$ cat design/flow/config.mk
export PLATFORM = sky130hd
export DESIGN_NAME = RSA_TOP
export DESIGN_NICKNAME = RSA_TOP
export VERILOG_FILES = /design/flow/design.v
export SDC_FILE = /design/flow/constraint.sdc
export NUM_CORES = 4
export LEC_CHECK = 0
export ABC_AREA = 1
export CAP_MARGIN = 5
export CORE_MARGIN = 2
export CORE_UTILIZATION = 71
export CTS_CLUSTER_DIAMETER = 224
export HOLD_SLACK_MARGIN = -0.09
export MAX_ROUTING_LAYER = met4
export SLEW_MARGIN = 20
$ cat design/flow/constraint.sdc
create_clock -name core_clock -period 55.3 [get_ports {clk}]
set_input_delay 11.0600 -clock core_clock [delete_from_list [all_inputs] [get_ports {clk}]]
set_output_delay 11.0600 -clock core_clock [all_outputs]
set_load 0.01 [all_outputs]
$ cat design/flow/design.v
module RSA_IP #(parameter WIDTH = 3) (
    IN_P, IN_Q, IN_E,
    OUT_N, OUT_D 
);
input  [WIDTH-1:0]   IN_P, IN_Q;
input  [WIDTH*2-1:0] IN_E;
output [WIDTH*2-1:0] OUT_N, OUT_D;
genvar k ; 
assign OUT_N = IN_P * IN_Q ;
wire [WIDTH*2-2:0] phi_N ;
assign phi_N = (IN_P - 1) * (IN_Q - 1) ;
wire        [WIDTH*2-2:0] r        [0:2*WIDTH-1] ;
wire signed [WIDTH*2-1:0] t        [0:2*WIDTH-1] ;
wire        [4:0]         quotient [0:2*WIDTH-1] ;
assign r[0] = phi_N ;
assign t[0] = 0 ;
assign quotient[0] = 0 ;
assign r[1] = IN_E ;
assign t[1] = 1 ;
assign quotient[1] = 0 ;
generate
	for (k=2 ; k< (2*WIDTH) ; k=k+1) begin : gen_d_level
		assign quotient[k] = r[k-2]  /  r[k-1] ; 
		assign t[k] = (r[k-1] ==1)? t[k-1]         : t[k-2]  - quotient[k] * t[k-1] ;
		assign r[k] = (r[k-1] ==1)? 1 				: r[k-2]  - quotient[k] * r[k-1] ;
	end
endgenerate
assign OUT_D =(t[(2*WIDTH)-1] > 0 ) ? t[(2*WIDTH)-1] : t[(2*WIDTH)-1] + phi_N; 
endmodule
module RSA_TOP (
    clk, rst_n, in_valid,
    in_p, in_q, in_e, in_c,
    out_valid, out_m
);
input clk, rst_n, in_valid;
input [3:0] in_p, in_q;
input [7:0] in_e, in_c;
output reg out_valid;
output reg [7:0] out_m;
parameter WIDTH = 4 ;
parameter ST_IN = 0 ;
parameter ST_OUT = 1 ;  
reg current_state  ;
reg next_state  ;
reg  [WIDTH*2-1:0] c_text , c_wait_1 ;
reg  [WIDTH-1  :0] get_p, get_q ;
reg  [WIDTH*2-1:0] get_e ;
reg  [WIDTH*2-1:0] decrypted_text  ;
reg  [WIDTH*2-1:0] decrypted_text_wait_1  ;
wire [WIDTH*2-1:0] OUT_D, OUT_N ;
reg  [WIDTH*2-1:0] private_D , private_N ;
reg  [2:0] count_number ;
reg  [2:0] count_out ; 
integer i  ;
reg count_1 ;
always@(posedge clk, negedge rst_n)
begin
	if(!rst_n)
		begin
			count_1 <= 'd0 ;
		end
	else if (current_state == ST_IN)
		begin
			if (in_valid) begin
				if(count_1 !=1) 
					count_1 <= count_1 + 'd1 ;
			end
		end
	else
		count_1 <= 'd0 ;
end	
reg [2:0] count_8 ;
always@(posedge clk, negedge rst_n)
begin
	if(!rst_n)
		begin
			count_8 <= 'd0 ;
		end
	else if (current_state == ST_IN)
		begin
			if (in_valid) begin
				count_8 <= count_8 + 'd1 ;
			end
		end
	else if (current_state == ST_OUT)
		begin
			count_8 <= count_8 + 'd1 ;
		end
	else
		count_8 <= 'd0 ;
end
always@(posedge clk, negedge rst_n)
begin
	if(!rst_n)
		begin
			get_e <='d0;
			get_p <='d0;
			get_q <='d0;
		end
	else 
		begin
			if (count_1 == 0)
				begin
					get_e <= in_e ;
					get_p <= in_p ;
					get_q <= in_q ;
				end
		end	
end
always@(posedge clk, negedge rst_n)
begin
	if(!rst_n)
		begin
				c_text <= 'd0;
		end
	else if (current_state == ST_IN)
		begin
			if(in_valid ) 
				c_text <= in_c;
		end
end
always@ (posedge clk , negedge rst_n )begin
	if (!rst_n )begin
		c_wait_1 <= 'd0 ;
	end else begin
		c_wait_1 <= c_text ;
	end
end
always@(posedge clk, negedge rst_n)
begin
	if(!rst_n)begin
			private_D <= 'd0;
			private_N <= 'd0;
	end
	else if (current_state == ST_IN)begin
			if (count_1 == 1)begin
				private_D <= OUT_D;
				private_N <= OUT_N;
			end
	end
end
RSA_IP #(.WIDTH(WIDTH)) U0 ( .IN_P(get_p) , .IN_Q(get_q) , .IN_E(get_e) , .OUT_N (OUT_N) , .OUT_D (OUT_D) )  ; 
wire [WIDTH*2-1:0] a0 , a1  ;
wire [WIDTH*4-1:0] a0_square ;
assign a0 = c_wait_1 % private_N ;	 
assign a0_square = a0*a0 ;  
assign a1 = (a0_square)  % private_N ;	 
reg [WIDTH*2-1:0] pipe_a0 , pipe_a1 ;
always@(posedge clk , negedge rst_n)begin
	if (!rst_n)begin
		pipe_a0    <= 'd0 ;
		pipe_a1    <= 'd0 ;
	end else begin
		pipe_a0 <= a0 ;
		pipe_a1 <= a1 ;
	end
end
wire [WIDTH*2-1:0] a0_a1_value ; 
reg [WIDTH*2-1:0] tmp_1_to_2 ;
wire [WIDTH*2-1:0] a2, a3 ;
wire [WIDTH*4-1:0] pipe_a1_square  ;
wire [WIDTH*4-1:0] a2_square   ;
wire [WIDTH*4-1:0] pipe_a0_mult_a1 ;
assign pipe_a1_square  = (pipe_a1 * pipe_a1) ;
assign pipe_a0_mult_a1 = (pipe_a0 * pipe_a1) ; 
assign a2_square   = (a2      * a2 ) ; 
assign a0_a1_value = (pipe_a0_mult_a1  ) % private_N ; 
assign a2          = (pipe_a1_square   ) % private_N ;
assign a3      = (a2_square    ) % private_N ; 
always@(*)begin
	if (private_D[0] == 1  && private_D[1] == 1)begin
		tmp_1_to_2 = a0_a1_value ;
	end else if (private_D[0] == 1  && private_D[1] == 0)begin
		tmp_1_to_2 = pipe_a0 ;
	end else if (private_D[0] == 0  && private_D[1] == 1)begin
		tmp_1_to_2 = pipe_a1 ;
	end else begin   
		tmp_1_to_2 = 0 ;
	end
end
reg [WIDTH*2-1:0] pipe_a3 , pipe_tmp1 , pipe_a2;
always@(posedge clk , negedge rst_n)begin
	if (!rst_n)begin
		pipe_a3    <= 'd0 ;
		pipe_tmp1  <= 'd0 ;
		pipe_a2    <= 'd0 ;
	end else begin
		pipe_tmp1  <= tmp_1_to_2 ;
		pipe_a3    <= a3 ;
		pipe_a2    <= a2 ; 
	end
end
reg [WIDTH*2-1:0] tmp_2_to_3 ;
wire [WIDTH*2-1:0] a4, a5 ;
wire [WIDTH*4-1:0] pipe_a3_square  ;
wire [WIDTH*4-1:0] tmp_a4_square   ;
assign pipe_a3_square  = (pipe_a3 * pipe_a3 ) ;
assign tmp_a4_square   = (a4  * a4  ) ;
assign a4 = (pipe_a3_square )%private_N ; 
assign a5 = (tmp_a4_square  )%private_N ;
wire [WIDTH*4-1:0] pipe_a2_a3 ;
assign pipe_a2_a3 = pipe_a2 * pipe_a3 ; 
wire [WIDTH*2-1:0] a2_a3_value ;
assign a2_a3_value = pipe_a2_a3% private_N ; 
always@(*)begin
	if (private_D[2] == 1  && private_D[3] == 1)begin
		tmp_2_to_3 = a2_a3_value ;
	end else if (private_D[2] == 1  && private_D[3] == 0)begin
		tmp_2_to_3 = pipe_a2 ;
	end else if (private_D[2] == 0  && private_D[3] == 1)begin
		tmp_2_to_3 = pipe_a3 ;
	end else begin   
		tmp_2_to_3 = 0 ;
	end
end
reg [WIDTH*2-1:0] pipe_a5 , pipe_tmp2_0 , pipe_a4 , pipe_tmp2_1 ;
reg in_valid_3 ; 
always@(posedge clk , negedge rst_n)begin
	if (!rst_n)begin
		pipe_a5        <= 'd0 ;
		pipe_a4        <= 'd0 ;
		pipe_tmp2_0    <= 'd0 ;
		pipe_tmp2_1    <= 'd0 ;
	end else begin
		pipe_a5      <= a5 ;
		pipe_a4      <= a4 ;
		pipe_tmp2_0  <= pipe_tmp1 ; 
		pipe_tmp2_1  <= tmp_2_to_3 ; 
	end
end
reg [WIDTH*2-1:0] tmp_3_to_4_0 , tmp_3_to_4_1 ;
wire [WIDTH*2-1:0] a6 ;
wire [WIDTH*4-1:0] pipe_a5_square ;
assign pipe_a5_square = (pipe_a5 * pipe_a5 ) ;
assign a6     = (pipe_a5_square)%private_N ; 
wire [WIDTH*4-1:0] pipe_a4_a5 ;
assign pipe_a4_a5  = pipe_a4 * pipe_a5 ; 
wire [WIDTH*2-1:0] a4_a5_value ;
assign a4_a5_value = pipe_a4_a5 % private_N ; 
wire [WIDTH*4-1:0] pipe_tmp0_tmp1 ;
assign pipe_tmp0_tmp1 = pipe_tmp2_0 * pipe_tmp2_1 ; 
wire [WIDTH*2-1:0] tmp0_tmp1_value ;
assign tmp0_tmp1_value = pipe_tmp0_tmp1 % private_N ; 
always@(*)begin    
	if (private_D[4] == 1  && private_D[5] == 1)begin
		tmp_3_to_4_0 = a4_a5_value ;
	end else if (private_D[4] == 1  && private_D[5] == 0)begin
		tmp_3_to_4_0 = pipe_a4 ;
	end else if (private_D[4] == 0  && private_D[5] == 1)begin
		tmp_3_to_4_0 = pipe_a5 ;
	end else begin   
		tmp_3_to_4_0 = 0 ;
	end
end
always@(*)begin
	if (pipe_tmp2_0 == 0  && pipe_tmp2_1 == 0)begin
		tmp_3_to_4_1 = 0 ;
	end else if (pipe_tmp2_0 == 0 ) begin
		tmp_3_to_4_1 = pipe_tmp2_1 ;
	end else if (pipe_tmp2_1 == 0)begin
		tmp_3_to_4_1 = pipe_tmp2_0 ;
	end else begin  
		tmp_3_to_4_1 = tmp0_tmp1_value ;
	end
end
reg [WIDTH*2-1:0] pipe_a6 , pipe_tmp3_0 , pipe_tmp3_1 ;
always@(posedge clk , negedge rst_n)begin
	if (!rst_n)begin
		pipe_a6	     <= 'd0 ;
		pipe_tmp3_0  <= 'd0 ;
	 	pipe_tmp3_1  <= 'd0 ; 
	end else begin
		pipe_a6	      <= a6 ;
		pipe_tmp3_0   <= tmp_3_to_4_0 ; 
		pipe_tmp3_1   <= tmp_3_to_4_1 ; 
	end
end
reg [WIDTH*2-1:0] tmp_4_to_5 ; 
wire [WIDTH*4-1:0] pipe_tmp3_0_tmp3_1 ;
assign pipe_tmp3_0_tmp3_1 = pipe_tmp3_0 * pipe_tmp3_1 ;
wire [WIDTH*2-1:0] tmp3_0_tmp3_1_value ;
assign  tmp3_0_tmp3_1_value = pipe_tmp3_0_tmp3_1 % private_N ; 
always@(*)begin
	if (pipe_tmp3_0 == 0  && pipe_tmp3_1 == 0)begin
		tmp_4_to_5 = 0 ;
	end else if (pipe_tmp3_0 == 0 ) begin
		tmp_4_to_5 = pipe_tmp3_1 ;
	end else if (pipe_tmp3_1 == 0)begin
		tmp_4_to_5 = pipe_tmp3_0 ;
	end else begin  
		tmp_4_to_5 = tmp3_0_tmp3_1_value ;
	end
end
reg [WIDTH*2-1:0] pipe_tmp5_0, pipe_tmp5_1 ;
always@(posedge clk , negedge rst_n)begin
	if (!rst_n)begin
		pipe_tmp5_0 <= 'd0 ;
		pipe_tmp5_1 <= 'd0 ;
	end else begin
		pipe_tmp5_0 <= pipe_a6 ;
		pipe_tmp5_1 <= tmp_4_to_5 ; 
	end
end
reg [WIDTH*2-1:0] tmp_5_to_6 ; 
wire [WIDTH*4-1:0] pipe_tmp5_0_tmp5_1 ;
assign pipe_tmp5_0_tmp5_1 = pipe_tmp5_0 * pipe_tmp5_1 ;
wire [WIDTH*2-1:0] tmp5_0_tmp5_1_value ;
assign tmp5_0_tmp5_1_value = pipe_tmp5_0_tmp5_1 % private_N ; 
always@(*)begin
	if (private_D[6] == 0  && pipe_tmp5_1 == 0)begin
		tmp_5_to_6 = 0 ;
	end else if (private_D[6] == 0 ) begin
		tmp_5_to_6 = pipe_tmp5_1 ;
	end else if (pipe_tmp5_1 == 0)begin
		tmp_5_to_6 = pipe_tmp5_0 ;
	end else begin  
		tmp_5_to_6 = tmp5_0_tmp5_1_value ;
	end
end
always@(posedge clk , negedge rst_n)begin
	if (!rst_n)begin
		decrypted_text <= 'd0 ;
	end else begin
		decrypted_text <= tmp_5_to_6 ; 
	end
end
always@(posedge clk , negedge rst_n)
begin
	if(!rst_n)
		begin
			out_valid <= 'd0; 
			out_m     <= 'd0; 
		end
	else if (current_state == ST_OUT)
		begin
			out_valid <= 'd1 ;
			out_m	  <= decrypted_text ;
		end
	else 
		begin
			out_valid <= 'd0 ;
			out_m	  <= 'd0 ;
		end
end
always@ (posedge clk , negedge rst_n)
begin
	if (!rst_n ) begin
		current_state <= ST_IN ;
	end else begin
		current_state <= next_state ;
	end
end
always@(*)begin
	case(current_state)
		ST_IN : begin
				if (count_8 == 7 )
					next_state = ST_OUT ; 
				else 
					next_state = ST_IN ; 
		end
		ST_OUT : begin
				if (count_8 == 7)
					next_state = ST_IN ;
				else 
					next_state = ST_OUT ; 
		end
		default : next_state = ST_IN ; 
	endcase
end
endmodule
$ cat design/flow/run.sh
#!/bin/bash
# the make line also repeats each setting of config.mk as NAME=value (left out here)
make -C /OpenROAD-flow-scripts/flow DESIGN_CONFIG=/design/flow/config.mk WORK_HOME=/design/flow/orfs CLKGATE_MAP_FILE= finish
==> results of run 1 <==
[stage by stage]
step                      std cells  hold slack [ps]
after floorplan               15800              331
after global placement        19000              334
after detailed placement      19000              335
after CTS                     19800              353
[routing by layer]
layer / GRT overflow / GRT usage
met5: - / -
met2: 2 / 0.833
met4: 0 / 0.520
met1: 0 / 0.574
met3: 0 / 0.316
[repair_timing]
action | in CTS
endpoints found under the setup margin | 23
buffers inserted | 804
hold endpoints to repair | 0
cloned | 8
gates resized | 613
pin swaps | 662
==> results.yml, run 1 <==
# yosys + openroad results
yosys:
  ys_seq_share: 0.0428
  largest_area_cell: "ha_1"
  synthCells: 15800
  ys_types: 81
  common_cells: "nand2_1, inv_1, ha_1"
  aoi_share: 0.170
  yosysWarnings: 2
  async_flop_share: 1.00
  edf_count: 0
  yosysChipArea_um2: 105000
  top_cell_area_share: 0.234
  synth.logic.top_family: "adder cells"
  ys_cells: 15800
  synth.most_common_cell: "nand2_1"
  synth_flops: 180
  synthXorXnorAreaFrac: 0.106
  netlist_top_cells_area: "ha_1, nand2_1, fa_1"
  fa_ha_area_frac: 0.334
  syn_avg_cell_area_um2: 6.67
  mux_share: 0.00167
  synth_area_um2: 105000
  synth-main-ff-cell: "dfrtp_1"
  simple_gate_area_frac: 0.237
placement:
  hpwl_um: 240000
  place_area_um2: 120000
  numPortBuffers: 34
  post-place-ws_ps: -8740
  gp_congestion: 0.952
die:
  row_count: 141
  die_y_um: 389
  core_um2: 147000
  die_x_um: 389
  fp_util: 0.714
  pin_count: 36
  die-area_um2: 151000
clocking:
  hold_buffers: 0
  h-tree-depth: 4
  cts_made_buffers: 17
  root_buffer: "clkbuf_16"
  clock_path_buffers: 2
  clock_sinks: 180
global_route:
  grt.total_usage: 0.585
  grt_overflow: 2
outcome:
  status: "stopped before the end"
  failed_stage: "5_1_grt"
  firstError: "[ERROR GRT-0116] Global routing finished with congestion. Check the congestion regions in the DRC Viewer."
==> run 2: changes to the inputs <==
Settings changed: ABC_AREA 1 to not set, CAP_MARGIN 5 to 20, CORE_ASPECT_RATIO set to 0.89, CORE_MARGIN 2 to 10, CORE_UTILIZATION 71 to 33, CTS_CLUSTER_DIAMETER 224 to 34, GPL_TIMING_DRIVEN set to 1, HOLD_SLACK_MARGIN -0.09 to not set, MIN_ROUTING_LAYER set to met1, PLACE_DENSITY set to 0.5, SLEW_MARGIN 20 to 5, TNS_END_PERCENT set to 75.
Clock period 55.3 ns to 120.0 ns, I/O delays scaled along.
==> results.yml, run 2 <==
# generated from flow reports
finish:
  fin_nets: 16300
  fill_cells: 34000
  design_area_um2: 113000
  final_core_util: 0.351
  flop_area_um2: 4520
  mi_logic_area_um2: 96500
  syn_to_final_growth_pct: 5.87
final_timing:
  setup_viol: 0
  fin_worst_skew_ps: 35.5
  relSlewSlack: 0.245
  rsz0062_at_grt: "false"
  hold_viol_final: 0
  fin_tns_setup_ps: 0
  setup_slack_ps: 31100
  finalCritPeriodShare: 0.741
  drv_slew: 0
  fmax_mhz: 11.2
  worstMarginPinSlew_ps: 1100
  min_period_ps: 88900
yosys:
  aoi_share: 0.239
  common_cells: "ha_1, nand2_1, nor2_1"
  synth_flops: 180
  edf_count: 0
  yosysWarnings: 2
  ys_cells: 13900
  synthCells: 13900
  ys_types: 139
  syn_avg_cell_area_um2: 7.63
  yosysChipArea_um2: 106000
  largest_area_cell: "ha_1"
  netlist_top_cells_area: "ha_1, fa_1, o21a_1"
  fa_ha_area_frac: 0.332
  synth_area_um2: 106000
  async_flop_share: 1.00
  mux_share: 0.0560
  synth-main-ff-cell: "dfrtp_1"
  top_cell_area_share: 0.232
  synthXorXnorAreaFrac: 0.0601
  ys_seq_share: 0.0423
  synth.logic.top_family: "adder cells"
  synth.most_common_cell: "ha_1"
  simple_gate_area_frac: 0.219
detailed_routing:
  dr.pass1.iters: 6
  vias: 96700
  wl_per_cell_um: 16.9
  vias_per_cell: 5.35
  drt-total-wl_um: 305000
  drtAntennaViolNets: 0
  drc_errors: 0
  drtIter0Drc: 5546
outcome:
  status: "finished clean"
worst_hold_path:
  min_to: "pipe_tmp2_0[1]"
  holdPathStages: 0
  hold_path_class: "flip-flop to flip-flop"
  min_from: "pipe_tmp1[1]"
die:
  fp_util: 0.332
  die-area_um2: 345000
  row_count: 196
  core_um2: 321000
  die_y_um: 556
  pin_count: 36
  die_x_um: 622
global_route:
  antenna_found_initial: 17
  grt_max_degree: 65
  grt_overflow: 0
  grt_pass1_wl_um: 501000
  grt.total_usage: 0.177
  grt_pass1_vias: 93300
setup_path:
  critPathMaxFanout: 19
  cp_common_cell: "ha_1"
  ff2ff_path_depth: 381
  cp.required_ps: 120460
  crit_buf_inv: 24
  timing.rr.end: "private_D[3]"
  arrival_ps: 89360
  path_delay_family: "AND-OR/OR-AND gates"
  crit_path_end: "private_D[3]"
  cp_slowest_cell: "or4_1"
  regToRegSetupSlack_ps: 31100
  startpoint_type: "flip-flop"
  critPathKind: "flip-flop to flip-flop"
  critPathCaptureType: "flip-flop"
  crit_path_start: "get_q[0]"
  critical_path_depth: 381
  max_stage_delay_ps: 830
  r2r-start: "get_q[0]"
placement:
  numPortBuffers: 34
  hpwl_um: 246000
  place_area_um2: 112000
  gp_congestion: 0.849
  post-place-ws_ps: 31780
clocking:
  h-tree-depth: 4
  cts_resized: 0
  clk_pin_slew_ps: 100
  insertion_delay_ps: 580
  cts_tree: "yes"
  clock_path_buffers: 2
  hold_buffers: 0
  post_cts_buffers: 0
  clock_sinks: 180
  root_buffer: "clkbuf_16"
  cts_made_buffers: 17
flow_run:
  cap_violations: 0
  warning_count: 71
## run 2: area by class of cell
cell class | count | area share
multi-input cells | 12300 | 0.857
well taps | 4257 | 0.0473
flip-flops and latches | 180 | 0.0401
inverters | 1101 | 0.0372
repair buffers | 185 | 0.0135
clock buffers | 18 | 0.00390
clock inverters | 14 | 0.00140
diodes | 4 | 0.0000889
## run 2: routing by layer
layer / wire [um] / track usage / vias up
met5: 0 / - / -
met4: 4330 / 0.0252 / 0
met3: 9420 / 0.0116 / 183
met2: 135000 / 0.286 / 1251
met1: 156000 / 0.248 / 45200
li1: - / - / 50100
## run 2: per-stage QoR
step                      hold slack [ps]  std cells
after floorplan                       331      13900
after global placement                337      18000
after detailed placement              339      18000
after CTS                             352      18100
after global routing                  367      18100
final                                 352      18100
==> run 3: changes to the inputs <==
Settings changed: ABC_AREA set to 1, CAP_MARGIN 20 to 5, CORE_MARGIN 10 to 2, CORE_UTILIZATION 33 to 71, CTS_CLUSTER_DIAMETER 34 to 190, PLACE_DENSITY 0.5 to not set, SLEW_MARGIN 5 to 40.
Clock period 120.0 ns to 53.3 ns, I/O delays scaled along.
==> results.yml, run 3 <==
# yosys + openroad results
outcome:
  status: "stopped before the end"
  failed_stage: "5_1_grt"
  firstError: "[ERROR GRT-0116] Global routing finished with congestion. Check the congestion regions in the DRC Viewer."
yosys:
  synth-main-ff-cell: "dfrtp_1"
  ys_cells: 15800
  syn_avg_cell_area_um2: 6.67
  mux_share: 0.00167
  ys_seq_share: 0.0428
  fa_ha_area_frac: 0.334
  synthXorXnorAreaFrac: 0.106
  yosysChipArea_um2: 105000
  synth.logic.top_family: "adder cells"
  netlist_top_cells_area: "ha_1, nand2_1, fa_1"
  common_cells: "nand2_1, inv_1, ha_1"
  simple_gate_area_frac: 0.237
  largest_area_cell: "ha_1"
  synth.most_common_cell: "nand2_1"
  synthCells: 15800
  ys_types: 81
  synth_flops: 180
  top_cell_area_share: 0.234
  aoi_share: 0.170
  edf_count: 0
  async_flop_share: 1.00
  yosysWarnings: 2
  synth_area_um2: 105000
placement:
  post-place-ws_ps: -10030
  place_area_um2: 124000
  numPortBuffers: 34
  hpwl_um: 259000
  gp_congestion: 0.973
clocking:
  cts_made_buffers: 17
  clock_sinks: 180
  hold_buffers: 0
  h-tree-depth: 4
  root_buffer: "clkbuf_16"
  clock_path_buffers: 2
die:
  fp_util: 0.714
  die-area_um2: 151000
  die_y_um: 367
  core_um2: 148000
  row_count: 133
  die_x_um: 412
  pin_count: 36
global_route:
  grt.total_usage: 0.673
  grt_overflow: 581
## run 3: routing by layer
layer,overflow,GRT usage
met4,144,0.573
met3,46,0.443
met2,336,0.877
met5,-,-
met1,55,0.685
## run 3: through the flow
step	util	setup TNS (ps)	cells	hold WS, ps
2_1_floorplan	-	-135790	15800	331
3_3_place_gp	0.837	-98740	19500	335
3_5_place_dp	0.837	-166580	19500	336
4_1_cts	0.890	-100720	20200	353
## run 3: repair_timing
action / 4_1_cts
gates resized: 626
setup buffers: 648
gates cloned: 8
pin swaps: 643
endpoints found under the setup margin: 23
==> run 4: changes to the inputs <==
Settings changed: ABC_AREA 1 to not set, CAP_MARGIN 5 to 20, CORE_ASPECT_RATIO 0.89 to not set, CORE_UTILIZATION 71 to 62, CTS_CLUSTER_DIAMETER 190 to 340, CTS_CLUSTER_SIZE set to 95, GPL_TIMING_DRIVEN 1 to not set, MAX_ROUTING_LAYER met4 to not set, MIN_ROUTING_LAYER met1 to not set, SLEW_MARGIN 40 to 20, TNS_END_PERCENT 75 to not set.
Clock period 53.3 ns to 63.1 ns, I/O delays scaled along.
==> results.yml, run 4 <==
# generated from flow reports
finish:
  flop_area_um2: 4530
  design_area_um2: 135000
  fin_nets: 18800
  syn_to_final_growth_pct: 26.6
  mi_logic_area_um2: 102000
  final_core_util: 0.788
  fill_cells: 11800
yosys:
  largest_area_cell: "ha_1"
  netlist_top_cells_area: "ha_1, fa_1, o21a_1"
  ys_cells: 13900
  synthCells: 13900
  async_flop_share: 1.00
  top_cell_area_share: 0.232
  fa_ha_area_frac: 0.332
  synth_flops: 180
  synth_area_um2: 106000
  synth.most_common_cell: "ha_1"
  simple_gate_area_frac: 0.219
  yosysWarnings: 2
  ys_seq_share: 0.0423
  synth-main-ff-cell: "dfrtp_1"
  common_cells: "ha_1, nand2_1, nor2_1"
  syn_avg_cell_area_um2: 7.63
  edf_count: 0
  synthXorXnorAreaFrac: 0.0601
  ys_types: 139
  mux_share: 0.0560
  yosysChipArea_um2: 106000
  synth.logic.top_family: "adder cells"
  aoi_share: 0.239
outcome:
  status: "failed layout checks"
  failed_checks: "negative setup slack"
flow_run:
  warning_count: 76
  cap_violations: 0
setup_path:
  cp.required_ps: 63540
  ff2ff_path_depth: 373
  path_delay_family: "AND-OR/OR-AND gates"
  critPathCaptureType: "flip-flop"
  regToRegSetupSlack_ps: -7710
  critPathKind: "flip-flop to flip-flop"
  max_stage_delay_ps: 580
  critPathMaxFanout: 8
  arrival_ps: 71250
  crit_path_end: "private_D[1]"
  crit_buf_inv: 22
  cp_common_cell: "o21a_1"
  timing.rr.end: "private_D[1]"
  startpoint_type: "flip-flop"
  critical_path_depth: 373
  crit_path_start: "get_q[0]"
  cp_slowest_cell: "fa_1"
  r2r-start: "get_q[0]"
placement:
  hpwl_um: 255000
  numPortBuffers: 34
  place_area_um2: 124000
  gp_congestion: 0.916
detailed_routing:
  drtAntennaViolNets: 0
  wl_per_cell_um: 19.1
  vias: 117000
  vias_per_cell: 6.29
  drc_errors: 0
  dr.pass1.iters: 7
  drt-total-wl_um: 354000
  drtIter0Drc: 8465
die:
  core_um2: 171000
  pin_count: 36
  die_x_um: 418
  die-area_um2: 175000
  fp_util: 0.622
  row_count: 152
  die_y_um: 418
final_timing:
  hold_viol_final: 0
  finalCritPeriodShare: 1.12
  min_period_ps: 70810
  drv_slew: 0
  setup_slack_ps: -7710
  hold-worst-slack_ps: 355
  relSlewSlack: 0.194
  rsz0062_at_grt: "true"
  setup_viol: 23
  fin_worst_skew_ps: 26.3
  worstMarginPinSlew_ps: 1210
  fmax_mhz: 14.1
clocking:
  cts_tree: "yes"
  root_buffer: "clkbuf_16"
  cts_made_buffers: 17
  clock_path_buffers: 2
  h-tree-depth: 4
  insertion_delay_ps: 570
  clk_pin_slew_ps: 80
  clock_sinks: 180
global_route:
  grt_pass1_vias: 114000
  grt_pass1_wl_um: 542000
  grt_overflow: 0
  grt.total_usage: 0.367
  antenna_found_initial: 5
  grt_max_degree: 82
worst_hold_path:
  hold_path_class: "flip-flop to flip-flop"
  min_from: "pipe_a6[5]"
  min_to: "pipe_tmp5_0[5]"
  holdPathStages: 0
==> run 4: metrics by stage <==
stage,setup TNS [ps],setup slack (ps),std cells
6_report,-113550,-7710,18500
5_1_grt,-175320,-10900,18500
4_1_cts,-74700,-6700,18200
3_5_place_dp,-135260,-8300,17800
3_3_place_gp,-93090,-6330,17800
2_1_floorplan,-127130,-7620,13900
==> run 4: layer usage <==
layer,global-route usage,routed length [um]
met5,0,13
met4,0.177,21300
met3,0.0458,23600
met2,0.648,169000
met1,0.440,140000
==> run 4: repair_timing <==
item                                    4_1_cts  5_1_grt
gates resized                               389      553
hold buffers                                  0        0
endpoints found under the hold margin         0        0
setup buffers                               438      294
endpoints found under the setup margin       23       23
pin swaps                                   352      699
==> run 4: layout make-up <==
| class | count | share of cell area |
|---|---|---|
| Clock inverter | 15 | 0.00160 |
| Sequential cell | 180 | 0.0337 |
| Timing Repair Buffer | 2673 | 0.152 |
| Inverter | 1101 | 0.0312 |
| Clock buffer | 17 | 0.00316 |
| Tap cell | 2233 | 0.0207 |
| Antenna cell | 2 | 0.0000372 |
| Multi-Input combinational cell | 12300 | 0.757 |
==> run 5: changes to the inputs <==
Settings changed: ABC_AREA set to 1, CAP_MARGIN 20 to 15, CORE_UTILIZATION 62 to 71, CTS_CLUSTER_DIAMETER 340 to not set, CTS_CLUSTER_SIZE 95 to not set, HOLD_SLACK_MARGIN set to -0.09, SETUP_SLACK_MARGIN set to -2.0, TNS_END_PERCENT set to 5.
Clock period 63.1 ns to 57.9 ns, I/O delays scaled along.
==> results.yml, run 5 <==
# generated from flow reports
yosys:
  syn_avg_cell_area_um2: 6.67
  fa_ha_area_frac: 0.334
  async_flop_share: 1.00
  synth_area_um2: 105000
  yosysChipArea_um2: 105000
  synthXorXnorAreaFrac: 0.106
  largest_area_cell: "ha_1"
  synth.logic.top_family: "adder cells"
  ys_types: 81
  common_cells: "nand2_1, inv_1, ha_1"
  yosysWarnings: 2
  aoi_share: 0.170
  simple_gate_area_frac: 0.237
  ys_seq_share: 0.0428
  synth.most_common_cell: "nand2_1"
  synthCells: 15800
  ys_cells: 15800
  netlist_top_cells_area: "ha_1, nand2_1, fa_1"
  synth-main-ff-cell: "dfrtp_1"
  synth_flops: 180
  top_cell_area_share: 0.234
  mux_share: 0.00167
  edf_count: 0
clocking:
  cts_made_buffers: 17
  hold_buffers: 0
  insertion_delay_ps: 560
  clock_sinks: 180
  clock_path_buffers: 2
  root_buffer: "clkbuf_16"
  h-tree-depth: 4
  cts_tree: "yes"
  clk_pin_slew_ps: 90
setup_path:
  startpoint_type: "flip-flop"
  max_stage_delay_ps: 580
  r2r-start: "get_q[1]"
  arrival_ps: 66120
  critPathMaxFanout: 8
  critPathCaptureType: "flip-flop"
  critPathKind: "flip-flop to flip-flop"
  cp.required_ps: 58320
  ff2ff_path_depth: 410
  crit_buf_inv: 67
  regToRegSetupSlack_ps: -7800
  cp_common_cell: "nand2_1"
  timing.rr.end: "private_D[3]"
  critical_path_depth: 410
  crit_path_start: "get_q[1]"
  cp_slowest_cell: "fa_1"
  crit_path_end: "private_D[3]"
  path_delay_family: "adder cells"
detailed_routing:
  drtIter0Drc: 8080
  dr.pass1.iters: 9
  drc_errors: 0
  wl_per_cell_um: 16.5
  vias_per_cell: 5.83
  vias: 114000
  drtAntennaViolNets: 0
  drt-total-wl_um: 324000
final_timing:
  min_period_ps: 65700
  worstMarginPinSlew_ps: 1070
  rsz0062_at_grt: "true"
  fmax_mhz: 15.2
  hold_viol_final: 0
  drv_slew: 0
  finalCritPeriodShare: 1.13
  relSlewSlack: 0.285
  setup_viol: 23
  setup_slack_ps: -7800
  fin_worst_skew_ps: 33.0
die:
  die-area_um2: 151000
  die_y_um: 389
  row_count: 141
  pin_count: 36
  fp_util: 0.714
  core_um2: 147000
  die_x_um: 389
global_route:
  grt.total_usage: 0.400
  grt_pass1_vias: 114000
  grt_max_degree: 114
  antenna_found_initial: 20
  grt_pass1_wl_um: 515000
  grt_overflow: 0
finish:
  fin_nets: 20200
  final_core_util: 0.853
  fill_cells: 9219
  flop_area_um2: 4520
  mi_logic_area_um2: 91700
  syn_to_final_growth_pct: 19.4
  fin_cells: 19600
placement:
  placed_cells: 19300
  numPortBuffers: 34
  gp_congestion: 0.970
  post-place-ws_ps: -6890
  hpwl_um: 249000
worst_hold_path:
  min_from: "pipe_tmp1[0]"
  hold_path_class: "flip-flop to flip-flop"
  holdPathStages: 0
  min_to: "pipe_tmp2_0[0]"
outcome:
  status: "failed layout checks"
  failed_checks: "negative setup slack"
flow_run:
  cap_violations: 0
  warning_count: 79
run 5: repair_timing:
item | CTS | global route
gates resized | 300 | 295
cloned | 6 | 2
endpoints found under the setup margin | 23 | 23
pin swaps | 242 | 276
buffers inserted | 161 | 57
run 5: area by class of cell:
| cell class | instances | share of cell area |
|---|---|---|
| multi-input combinational | 12600 | 0.729 |
| tap | 1930 | 0.0192 |
| timing repair buffer | 2139 | 0.130 |
| sequential | 180 | 0.0359 |
| inverter | 2665 | 0.0806 |
| antenna | 6 | 0.000119 |
| clock buffer | 17 | 0.00338 |
| timing repair inverter | 3 | 0.000119 |
| clock inverter | 15 | 0.00160 |
run 5: metrics by stage:
step,hold WS (ps),cell area [um2],TNS [ps]
6_report,351,126000,-98660
5_1_grt,366,126000,-195830
4_1_cts,357,124000,-72290
3_5_place_dp,335,121000,-120110
3_3_place_gp,334,121000,-52850
2_1_floorplan,331,106000,-131690
run 5: layer usage:
metal,vias up,share of wire,GRT usage
li1,55000,-,-
met1,53000,0.38,0.445
met2,4614,0.48,0.717
met3,1631,0.076,0.0618
met4,20,0.070,0.237
met5,-,0.00048,0
==> run 6: changes to the inputs <==
Settings changed: CAP_MARGIN 15 to 20, CORE_ASPECT_RATIO set to 1.53, CORE_UTILIZATION 71 to 69, CTS_CLUSTER_DIAMETER set to 340, CTS_CLUSTER_SIZE set to 95, HOLD_SLACK_MARGIN -0.09 to not set, PLACE_DENSITY set to 0.41, SETUP_SLACK_MARGIN -2.0 to not set, TNS_END_PERCENT 5 to not set.
Clock period 57.9 ns to 46.5 ns, I/O delays scaled along.
==> results.yml, run 6 <==
# yosys + openroad results
yosys:
  aoi_share: 0.170
  edf_count: 0
  common_cells: "nand2_1, inv_1, ha_1"
  ys_cells: 15800
  mux_share: 0.00167
  top_cell_area_share: 0.234
  async_flop_share: 1.00
  synth_flops: 180
  yosysWarnings: 2
  largest_area_cell: "ha_1"
  fa_ha_area_frac: 0.334
  synth.logic.top_family: "adder cells"
  ys_types: 81
  synth.most_common_cell: "nand2_1"
  ys_seq_share: 0.0428
  yosysChipArea_um2: 105000
  synth-main-ff-cell: "dfrtp_1"
  netlist_top_cells_area: "ha_1, nand2_1, fa_1"
  simple_gate_area_frac: 0.237
  synthXorXnorAreaFrac: 0.106
  syn_avg_cell_area_um2: 6.67
  synthCells: 15800
  synth_area_um2: 105000
outcome:
  status: "stopped before the end"
  failed_stage: "5_1_grt"
  firstError: "[ERROR GRT-0116] Global routing finished with congestion. Check the congestion regions in the DRC Viewer."
clocking:
  hold_buffers: 0
  cts_made_buffers: 17
  root_buffer: "clkbuf_16"
  clock_sinks: 180
  h-tree-depth: 4
  clock_path_buffers: 2
die:
  row_count: 177
  die_y_um: 487
  die-area_um2: 156000
  die_x_um: 320
  pin_count: 36
  core_um2: 152000
  fp_util: 0.693
global_route:
  grt.total_usage: 0.875
  grt_overflow: 8584
placement:
  post-place-ws_ps: -16780
  gp_congestion: 0.989
  numPortBuffers: 34
  hpwl_um: 272000
==> run 6: through the flow <==
step                cell area, um2  hold WS [ps]  cells  utilization
CTS                         136000           359  20700        0.894
detailed placement          125000           340  19700        0.822
global placement            125000           336  19700        0.822
floorplan                   107000           331  15800            -
==> run 6: layer usage <==
metal | global-route usage | GRT overflow
met1 | 0.790 | 742
met2 | 1.12 | 5683
met3 | 0.693 | 466
met4 | 0.920 | 1646
met5 | 0.570 | 47
==> run 6: what timing repair did <==
item | 4_1_cts
setup buffers | 1010
hold endpoints to repair | 0
setup endpoints to repair | 31
gates resized | 710
cloned | 10
pin swaps | 692
==> run 7: changes to the inputs <==
Settings changed: CAP_MARGIN 20 to 5, CORE_ASPECT_RATIO 1.53 to not set, CORE_UTILIZATION 69 to 72, CTS_CLUSTER_DIAMETER 340 to 227, CTS_CLUSTER_SIZE 95 to not set, PLACE_DENSITY 0.41 to 0.65.
Clock period 46.5 ns to 56.8 ns, I/O delays scaled along.
==> results.yml, run 7 <==
# yosys + openroad results
clocking:
  h-tree-depth: 4
  clock_sinks: 180
  clock_path_buffers: 2
  cts_made_buffers: 17
  root_buffer: "clkbuf_16"
  hold_buffers: 0
yosys:
  fa_ha_area_frac: 0.334
  edf_count: 0
  syn_avg_cell_area_um2: 6.67
  ys_seq_share: 0.0428
  yosysWarnings: 2
  aoi_share: 0.170
  synth.most_common_cell: "nand2_1"
  synth-main-ff-cell: "dfrtp_1"
  simple_gate_area_frac: 0.237
  synthXorXnorAreaFrac: 0.106
  top_cell_area_share: 0.234
  ys_cells: 15800
  common_cells: "nand2_1, inv_1, ha_1"
  netlist_top_cells_area: "ha_1, nand2_1, fa_1"
  synthCells: 15800
  mux_share: 0.00167
  synth.logic.top_family: "adder cells"
  yosysChipArea_um2: 105000
  largest_area_cell: "ha_1"
  synth_area_um2: 105000
  async_flop_share: 1.00
  synth_flops: 180
  ys_types: 81
placement:
  placed_cells: 18400
  place_area_um2: 116000
  hpwl_um: 234000
  gp_congestion: 0.937
  numPortBuffers: 34
outcome:
  status: "stopped before the end"
  failed_stage: "5_1_grt"
  firstError: "[ERROR GRT-0232] Routing congestion too high. Check the congestion heatmap in the GUI."
global_route:
  grt_overflow: 1138
  grt.total_usage: 0.753
die:
  pin_count: 36
  die-area_um2: 149000
  row_count: 140
  fp_util: 0.725
  die_x_um: 387
  core_um2: 145000
  die_y_um: 387
-- run 7: metrics by stage --
step / worst slack (ps) / setup TNS [ps]
after floorplan: -5540 / -50060
after global placement: -5010 / -34990
after detailed placement: -7020 / -84910
after CTS: -3920 / -27310
-- run 7: timing repair --
item                                    CTS
setup buffers                           423
gates resized                           429
pin swaps                               494
gates cloned                              6
endpoints found under the setup margin   23
-- run 7: layer usage --
layer / GRT overflow / GRT usage
met5: 5 / 0.403
met4: 276 / 0.692
met3: 89 / 0.581
met2: 643 / 0.937
met1: 125 / 0.762
==> run 8: changes to the inputs <==
Settings changed: ABC_AREA 1 to not set, CAP_MARGIN 5 to 20, CORE_ASPECT_RATIO set to 0.89, CORE_UTILIZATION 72 to 71, CTS_CLUSTER_DIAMETER 227 to 29, GPL_TIMING_DRIVEN set to 1, MAX_ROUTING_LAYER set to met4, MIN_ROUTING_LAYER set to met1, PLACE_DENSITY 0.65 to not set, SLEW_MARGIN 20 to 5, TNS_END_PERCENT set to 75.
Clock period 56.8 ns to 70.9 ns, I/O delays scaled along.
==> results.yml, run 8 <==
# generated from flow reports
yosys:
  aoi_share: 0.239
  synthCells: 13900
  async_flop_share: 1.00
  edf_count: 0
  top_cell_area_share: 0.232
  largest_area_cell: "ha_1"
  mux_share: 0.0560
  synth_flops: 180
  synth.most_common_cell: "ha_1"
  common_cells: "ha_1, nand2_1, nor2_1"
  synthXorXnorAreaFrac: 0.0601
  synth.logic.top_family: "adder cells"
  synth_area_um2: 106000
  fa_ha_area_frac: 0.332
  yosysChipArea_um2: 106000
  ys_seq_share: 0.0423
  ys_types: 139
  simple_gate_area_frac: 0.219
  synth-main-ff-cell: "dfrtp_1"
  ys_cells: 13900
  yosysWarnings: 2
  netlist_top_cells_area: "ha_1, fa_1, o21a_1"
  syn_avg_cell_area_um2: 7.63
setup_path:
  path_delay_family: "AND-OR/OR-AND gates"
  cp_slowest_cell: "or4b_2"
  regToRegSetupSlack_ps: -2570
  critPathKind: "flip-flop to flip-flop"
  critPathCaptureType: "flip-flop"
  crit_path_end: "private_D[6]"
  timing.rr.end: "private_D[6]"
  r2r-start: "get_q[1]"
  critPathMaxFanout: 15
  critical_path_depth: 370
  crit_path_start: "get_q[1]"
  arrival_ps: 73880
  startpoint_type: "flip-flop"
  cp_common_cell: "o21a_1"
  max_stage_delay_ps: 700
  ff2ff_path_depth: 370
  cp.required_ps: 71310
  crit_buf_inv: 23
clocking:
  clock_path_buffers: 2
  clock_sinks: 180
  root_buffer: "clkbuf_16"
  clk_pin_slew_ps: 80
  cts_made_buffers: 17
  h-tree-depth: 4
  insertion_delay_ps: 580
  cts_tree: "yes"
worst_hold_path:
  min_from: "pipe_tmp1[6]"
  hold_path_class: "flip-flop to flip-flop"
  min_to: "pipe_tmp2_0[6]"
  holdPathStages: 0
outcome:
  failed_checks: "negative setup slack"
  status: "failed layout checks"
die:
  die_y_um: 369
  die-area_um2: 153000
  die_x_um: 414
  pin_count: 36
  fp_util: 0.717
  row_count: 133
  core_um2: 148000
final_timing:
  setup_slack_ps: -2570
  relSlewSlack: 0.264
  hold_viol_final: 0
  min_period_ps: 73470
  rsz0062_at_grt: "true"
  fmax_mhz: 13.6
  finalCritPeriodShare: 1.04
  drv_slew: 0
  fin_worst_skew_ps: 36.1
  setup_viol: 7
  hold-worst-slack_ps: 353
  worstMarginPinSlew_ps: 1090
detailed_routing:
  vias_per_cell: 6.62
  wl_per_cell_um: 19.2
  drtIter0Drc: 8856
  drc_errors: 0
  vias: 108000
  drtAntennaViolNets: 0
  dr.pass1.iters: 6
  drt-total-wl_um: 314000
finish:
  fin_nets: 16900
  fin_cells: 16400
  design_area_um2: 118000
  syn_to_final_growth_pct: 10.7
placement:
  place_area_um2: 112000
  gp_congestion: 0.966
  placed_cells: 16100
  hpwl_um: 238000
  numPortBuffers: 34
  post-place-ws_ps: -2450
global_route:
  grt.total_usage: 0.398
  grt_pass1_wl_um: 504000
  grt_overflow: 0
  antenna_found_initial: 6
  grt_pass1_vias: 106000
  grt_max_degree: 96
flow_run:
  cap_violations: 0
  warning_count: 74
## run 8: per-stage QoR
step / setup TNS (ps) / util
2_1_floorplan: 0 / -
3_3_place_gp: -1640 / 0.758
3_5_place_dp: -43690 / 0.758
4_1_cts: 0 / 0.771
5_1_grt: -48920 / 0.794
6_report: -17590 / 0.794
## run 8: metal layers
layer,track usage,wire [um]
met4,0.155,14200
met3,0.0492,24500
met1,0.490,129000
met5,-,0
met2,0.667,147000
## run 8: layout make-up
| cell class | count | area (um2) |
|---|---|---|
| Inverter | 1101 | 4190 |
| Timing Repair Buffer | 811 | 6350 |
| Multi-Input combinational cell | 12300 | 99500 |
| Clock inverter | 15 | 228 |
| Antenna cell | 5 | 12.5 |
| Clock buffer | 17 | 425 |
| Tap cell | 1957 | 2450 |
| Sequential cell | 180 | 4540 |
| Fill cell | 10300 | 30600 |
## run 8: timing repair
| action | CTS | global route |
|---|---|---|
| hold buffers | 0 | 0 |
| endpoints found under the setup margin | 23 | 23 |
| buffers inserted | 86 | 205 |
| cloned | 0 | 0 |
| gates resized | 143 | 421 |
| pin swaps | 113 | 298 |
==> run 9: changes to the inputs <==
Settings changed: ABC_AREA set to 1, CORE_ASPECT_RATIO 0.89 to not set, CORE_MARGIN 2 to 4, CORE_UTILIZATION 71 to 40, CTS_CLUSTER_DIAMETER 29 to not set, GPL_TIMING_DRIVEN 1 to 0, HOLD_SLACK_MARGIN set to 0.23, MIN_ROUTING_LAYER met1 to not set, PLACE_DENSITY set to 0.66, SLEW_MARGIN 5 to 20, TNS_END_PERCENT 75 to 65.
Clock period 70.9 ns to 54.8 ns, I/O delays scaled along.
==> results.yml, run 9 <==
# generated from flow reports
setup_path:
  timing.rr.end: "private_D[5]"
  regToRegSetupSlack_ps: -11210
  cp_common_cell: "nand2_1"
  crit_path_start: "get_p[1]"
  path_delay_family: "adder cells"
  critPathKind: "flip-flop to flip-flop"
  arrival_ps: 66480
  r2r-start: "get_p[1]"
  crit_buf_inv: 86
  startpoint_type: "flip-flop"
  cp.required_ps: 55270
  critPathCaptureType: "flip-flop"
  max_stage_delay_ps: 550
  ff2ff_path_depth: 424
  cp_slowest_cell: "fa_1"
  critPathMaxFanout: 9
  critical_path_depth: 424
  crit_path_end: "private_D[5]"
yosys:
  mux_share: 0.00167
  aoi_share: 0.170
  ys_seq_share: 0.0428
  yosysChipArea_um2: 105000
  synth-main-ff-cell: "dfrtp_1"
  ys_cells: 15800
  edf_count: 0
  largest_area_cell: "ha_1"
  ys_types: 81
  top_cell_area_share: 0.234
  yosysWarnings: 2
  synthXorXnorAreaFrac: 0.106
  syn_avg_cell_area_um2: 6.67
  synthCells: 15800
  synth.logic.top_family: "adder cells"
  async_flop_share: 1.00
  synth.most_common_cell: "nand2_1"
  fa_ha_area_frac: 0.334
  synth_area_um2: 105000
  netlist_top_cells_area: "ha_1, nand2_1, fa_1"
  simple_gate_area_frac: 0.237
  common_cells: "nand2_1, inv_1, ha_1"
  synth_flops: 180
final_timing:
  setup_slack_ps: -11210
  rsz0062_at_grt: "true"
  fin_worst_skew_ps: 25.3
  worstMarginPinSlew_ps: 1110
  relSlewSlack: 0.257
  fin_tns_setup_ps: -145060
  finalCritPeriodShare: 1.20
  fmax_mhz: 15.1
  drv_slew: 0
  min_period_ps: 66010
  setup_viol: 23
  hold_viol_final: 0
placement:
  gp_congestion: 0.861
  numPortBuffers: 34
  hpwl_um: 213000
  place_area_um2: 112000
  placed_cells: 19400
flow_run:
  warning_count: 74
  cap_violations: 0
clocking:
  insertion_delay_ps: 580
  root_buffer: "clkbuf_16"
  clk_pin_slew_ps: 90
  cts_tree: "yes"
  hold_buffers: 0
  cts_made_buffers: 17
  h-tree-depth: 4
  clock_path_buffers: 2
  clock_sinks: 180
global_route:
  grt_max_degree: 85
  antenna_found_initial: 10
  grt_pass1_wl_um: 461000
  grt_overflow: 0
  grt_pass1_vias: 96600
  grt.total_usage: 0.204
die:
  pin_count: 36
  fp_util: 0.402
  core_um2: 262000
  row_count: 188
  die-area_um2: 272000
  die_x_um: 521
  die_y_um: 521
detailed_routing:
  drt-total-wl_um: 295000
  wl_per_cell_um: 14.4
  drc_errors: 0
  vias: 105000
  drtAntennaViolNets: 0
  drtIter0Drc: 5419
  dr.pass1.iters: 8
  vias_per_cell: 5.11
finish:
  design_area_um2: 128000
  fin_cells: 20500
  fin_nets: 19500
  syn_to_final_growth_pct: 21.2
worst_hold_path:
  holdPathStages: 0
  min_to: "pipe_tmp5_0[3]"
  min_from: "pipe_a6[3]"
  hold_path_class: "flip-flop to flip-flop"
outcome:
  failed_checks: "negative setup slack"
  status: "failed layout checks"
## run 9: metrics by stage
| stage | hold WS, ps | worst slack [ps] | util |
|---|---|---|---|
| after floorplan | 331 | -7540 | - |
| after detailed placement | 335 | -16540 | 0.428 |
| after CTS | 328 | -8820 | 0.447 |
| after global placement | 332 | -20480 | 0.425 |
| after global routing | 340 | -13950 | 0.487 |
| final | 328 | -11210 | 0.487 |
## run 9: repair_timing
action                     CTS  global route
pin swaps                  287          1044
gates resized              368          1405
gates cloned                 4            15
setup buffers              418           626
setup endpoints to repair   23            31
## run 9: cell type report
class                      count  area [um2]
inverter                    2665       10400
buffer                       304        2010
sequential                   180        4530
timing repair buffer        1110        9260
fill                       25200      135000
timing repair inverter         1        8.76
clock buffer                  18         429
clock inverter                14         156
multi-input combinational  12600       96600
tap                         3515        4400
antenna                        2        5.00
## run 9: routing by layer
metal | part of all wire | vias up | GRT usage | wire length (um)
met2 | 0.48 | 2121 | 0.350 | 141000
li1 | - | 53600 | - | -
met1 | 0.45 | 48300 | 0.261 | 133000
met3 | 0.042 | 552 | 0.0154 | 12400
met4 | 0.030 | 0 | 0.0506 | 8880
met5 | 0 | - | - | 0
==> run 10: changes to the inputs <==
Settings changed: ABC_AREA 1 to not set, CAP_MARGIN 20 to 40, CORE_MARGIN 4 to 2, CORE_UTILIZATION 40 to 37, GPL_ROUTABILITY_DRIVEN set to 1, GPL_TIMING_DRIVEN 0 to not set, HOLD_SLACK_MARGIN 0.23 to not set, PLACE_DENSITY 0.66 to not set, PLACE_DENSITY_LB_ADDON set to 0.21, SETUP_SLACK_MARGIN set to -2.0, TNS_END_PERCENT 65 to 70.
Clock period 54.8 ns to 59.3 ns, I/O delays scaled along.
==> results.yml, run 10 <==
# generated from flow reports
die:
  pin_count: 36
  die_x_um: 540
  core_um2: 285000
  die-area_um2: 292000
  fp_util: 0.373
  row_count: 196
  die_y_um: 540
clocking:
  insertion_delay_ps: 580
  h-tree-depth: 4
  root_buffer: "clkbuf_16"
  hold_buffers: 0
  cts_made_buffers: 25
  clk_pin_slew_ps: 90
  clock_path_buffers: 3
  cts_tree: "yes"
  clock_sinks: 180
setup_path:
  crit_path_end: "private_D[1]"
  critPathKind: "flip-flop to flip-flop"
  cp_common_cell: "o21a_1"
  ff2ff_path_depth: 364
  critPathCaptureType: "flip-flop"
  r2r-start: "get_q[1]"
  startpoint_type: "flip-flop"
  cp_slowest_cell: "fa_1"
  critical_path_depth: 364
  max_stage_delay_ps: 590
  timing.rr.end: "private_D[1]"
  regToRegSetupSlack_ps: -9730
  crit_buf_inv: 23
  critPathMaxFanout: 14
  crit_path_start: "get_q[1]"
  path_delay_family: "AND-OR/OR-AND gates"
  cp.required_ps: 59770
  arrival_ps: 69500
detailed_routing:
  drtIter0Drc: 5386
  vias_per_cell: 5.32
  wl_per_cell_um: 15.8
  drc_errors: 0
  drt-total-wl_um: 315000
  drtAntennaViolNets: 0
  dr.pass1.iters: 6
  vias: 106000
yosys:
  largest_area_cell: "ha_1"
  edf_count: 0
  ys_seq_share: 0.0423
  simple_gate_area_frac: 0.219
  syn_avg_cell_area_um2: 7.63
  synthCells: 13900
  synth-main-ff-cell: "dfrtp_1"
  top_cell_area_share: 0.232
  yosysChipArea_um2: 106000
  common_cells: "ha_1, nand2_1, nor2_1"
  aoi_share: 0.239
  ys_types: 139
  synth.logic.top_family: "adder cells"
  async_flop_share: 1.00
  synth.most_common_cell: "ha_1"
  synthXorXnorAreaFrac: 0.0601
  yosysWarnings: 2
  fa_ha_area_frac: 0.332
  ys_cells: 13900
  synth_flops: 180
  mux_share: 0.0560
  synth_area_um2: 106000
  netlist_top_cells_area: "ha_1, fa_1, o21a_1"
global_route:
  grt_max_degree: 74
  grt_pass1_vias: 103000
  grt.total_usage: 0.218
  grt_overflow: 0
  antenna_found_initial: 9
  grt_pass1_wl_um: 520000
finish:
  syn_to_final_growth_pct: 25.6
  fin_cells: 20000
  design_area_um2: 134000
  fin_nets: 18700
worst_hold_path:
  hold_path_class: "flip-flop to flip-flop"
  min_from: "pipe_a6[0]"
  holdPathStages: 0
  min_to: "pipe_tmp5_0[0]"
placement:
  hpwl_um: 256000
  place_area_um2: 130000
  numPortBuffers: 34
  placed_cells: 19800
  gp_congestion: 0.871
final_timing:
  finalCritPeriodShare: 1.16
  worstMarginPinSlew_ps: 945
  min_period_ps: 69030
  relSlewSlack: 0.364
  fmax_mhz: 14.5
  hold-worst-slack_ps: 343
  fin_worst_skew_ps: 32.9
  hold_viol_final: 0
  drv_slew: 0
  setup_slack_ps: -9730
  rsz0062_at_grt: "true"
  setup_viol: 23
outcome:
  status: "failed layout checks"
  failed_checks: "negative setup slack"
flow_run:
  cap_violations: 0
  warning_count: 74
==> run 10: area by class of cell <==
| cell class | count | area (um2) |
|---|---|---|
| Clock inverter | 5 | 106 |
| Clock buffer | 28 | 657 |
| Antenna cell | 4 | 10.0 |
| Fill cell | 28900 | 152000 |
| Timing Repair Buffer | 2600 | 19800 |
| Tap cell | 3762 | 4710 |
| Multi-Input combinational cell | 12300 | 99600 |
| Sequential cell | 180 | 4530 |
| Inverter | 1101 | 4190 |
==> run 10: metrics by stage <==
stage               setup TNS (ps)  setup slack [ps]  utilization
CTS                        -173860            -10220        0.461
floorplan                  -215820            -11420            -
global route               -259540            -13530        0.468
finish                     -158100             -9730        0.468
global placement           -197680            -10040        0.453
detailed placement         -202960            -10680        0.454
==> run 10: metal layers <==
metal,global-route usage,share of wire
met5,-,0
met1,0.296,0.49
met4,0.0296,0.014
met2,0.364,0.46
met3,0.0123,0.028
==> run 10: what timing repair did <==
item / CTS / global route
pin swaps: 112 / 340
gates resized: 149 / 260
cloned: 0 / 0
setup buffers: 81 / 118
endpoints found under the setup margin: 23 / 23
==> run 11: changes to the inputs <==
Settings changed: CAP_MARGIN 40 to 20, CORE_ASPECT_RATIO set to 1.85, CORE_MARGIN 2 to 10, CORE_UTILIZATION 37 to 67, CTS_CLUSTER_DIAMETER set to 333, CTS_CLUSTER_SIZE set to 100, GPL_ROUTABILITY_DRIVEN 1 to not set, GPL_TIMING_DRIVEN set to 1, HOLD_SLACK_MARGIN set to -0.08, MAX_ROUTING_LAYER met4 to met5, MIN_ROUTING_LAYER set to met1, PLACE_DENSITY_LB_ADDON 0.21 to not set, SETUP_SLACK_MARGIN -2.0 to not set, SLEW_MARGIN 20 to 5, TNS_END_PERCENT 70 to 100.
Clock period 59.3 ns to 120.0 ns, I/O delays scaled along.
==> results.yml, run 11 <==
# generated from flow reports
outcome:
  status: "finished clean"
yosys:
  synth_area_um2: 106000
  mux_share: 0.0560
  aoi_share: 0.239
  syn_avg_cell_area_um2: 7.63
  ys_types: 139
  ys_cells: 13900
  synth_flops: 180
  yosysWarnings: 2
  ys_seq_share: 0.0423
  async_flop_share: 1.00
  largest_area_cell: "ha_1"
  common_cells: "ha_1, nand2_1, nor2_1"
  fa_ha_area_frac: 0.332
  synth.most_common_cell: "ha_1"
  synthCells: 13900
  edf_count: 0
  synth-main-ff-cell: "dfrtp_1"
  synth.logic.top_family: "adder cells"
  simple_gate_area_frac: 0.219
  top_cell_area_share: 0.232
  synthXorXnorAreaFrac: 0.0601
  yosysChipArea_um2: 106000
  netlist_top_cells_area: "ha_1, fa_1, o21a_1"
setup_path:
  r2r-start: "get_q[0]"
  critPathCaptureType: "flip-flop"
  cp.required_ps: 120460
  crit_path_end: "private_D[1]"
  cp_common_cell: "ha_1"
  critical_path_depth: 372
  cp_slowest_cell: "a21oi_1"
  regToRegSetupSlack_ps: 27760
  ff2ff_path_depth: 372
  crit_path_start: "get_q[0]"
  startpoint_type: "flip-flop"
  critPathMaxFanout: 19
  critPathKind: "flip-flop to flip-flop"
  crit_buf_inv: 21
  path_delay_family: "AND-OR/OR-AND gates"
  timing.rr.end: "private_D[1]"
  arrival_ps: 92690
  max_stage_delay_ps: 960
die:
  row_count: 198
  fp_util: 0.675
  core_um2: 158000
  pin_count: 36
  die_x_um: 313
  die-area_um2: 176000
  die_y_um: 562
global_route:
  grt_pass1_vias: 108000
  grt_pass1_wl_um: 517000
  antenna_found_initial: 13
  grt_max_degree: 73
  grt.total_usage: 0.353
  grt_overflow: 0
clocking:
  cts_made_buffers: 17
  root_buffer: "clkbuf_16"
  clock_sinks: 180
  h-tree-depth: 4
  insertion_delay_ps: 570
  cts_resized: 0
  hold_buffers: 0
  clock_path_buffers: 2
  post_cts_buffers: 0
  clk_pin_slew_ps: 100
  cts_tree: "yes"
final_timing:
  worstMarginPinSlew_ps: 1200
  drv_slew: 0
  relSlewSlack: 0.200
  rsz0062_at_grt: "false"
  fin_tns_setup_ps: 0
  finalCritPeriodShare: 0.769
  hold_viol_final: 0
  fin_worst_skew_ps: 19.4
  fmax_mhz: 10.8
  setup_viol: 0
  min_period_ps: 92240
  hold-worst-slack_ps: 354
placement:
  hpwl_um: 260000
  numPortBuffers: 34
  gp_congestion: 0.955
  place_area_um2: 109000
finish:
  syn_to_final_growth_pct: 3.20
  design_area_um2: 110000
  fin_nets: 16300
  flop_area_um2: 4510
  fill_cells: 13700
  mi_logic_area_um2: 96400
detailed_routing:
  vias: 105000
  wl_per_cell_um: 20.1
  dr.pass1.iters: 6
  drt-total-wl_um: 319000
  drtAntennaViolNets: 0
  drc_errors: 0
  vias_per_cell: 6.59
  drtIter0Drc: 5322
worst_hold_path:
  min_to: "pipe_tmp5_0[5]"
  hold_path_class: "flip-flop to flip-flop"
  min_from: "pipe_a6[5]"
  holdPathStages: 0
flow_run:
  warning_count: 73
  cap_violations: 0
[run 11: through the flow]
| step | utilization | setup slack, ps | instances |
|---|---|---|---|
| after detailed placement | 0.692 | 29510 | 15900 |
| after CTS | 0.696 | 29150 | 15900 |
| final | 0.697 | 27760 | 15900 |
| after global routing | 0.696 | 22220 | 15900 |
| after global placement | 0.692 | 31400 | 15900 |
| after floorplan | - | 40320 | 13900 |
[run 11: cell type report]
| type | count | share of cell area |
|---|---|---|
| sequential | 180 | 0.0411 |
| multi-input combinational | 12300 | 0.878 |
| clock inverter | 15 | 0.00188 |
| tap | 2100 | 0.0239 |
| antenna | 12 | 0.000274 |
| timing repair buffer | 167 | 0.0123 |
| inverter | 1101 | 0.0382 |
| clock buffer | 17 | 0.00388 |
[run 11: routing by layer]
metal	vias to the layer above	GRT usage	part of all wire
li1	49900	-	-
met1	50000	0.320	0.33
met2	3280	0.665	0.52
met3	1588	0.0481	0.046
met4	6	0.332	0.10
met5	-	0	0.00013
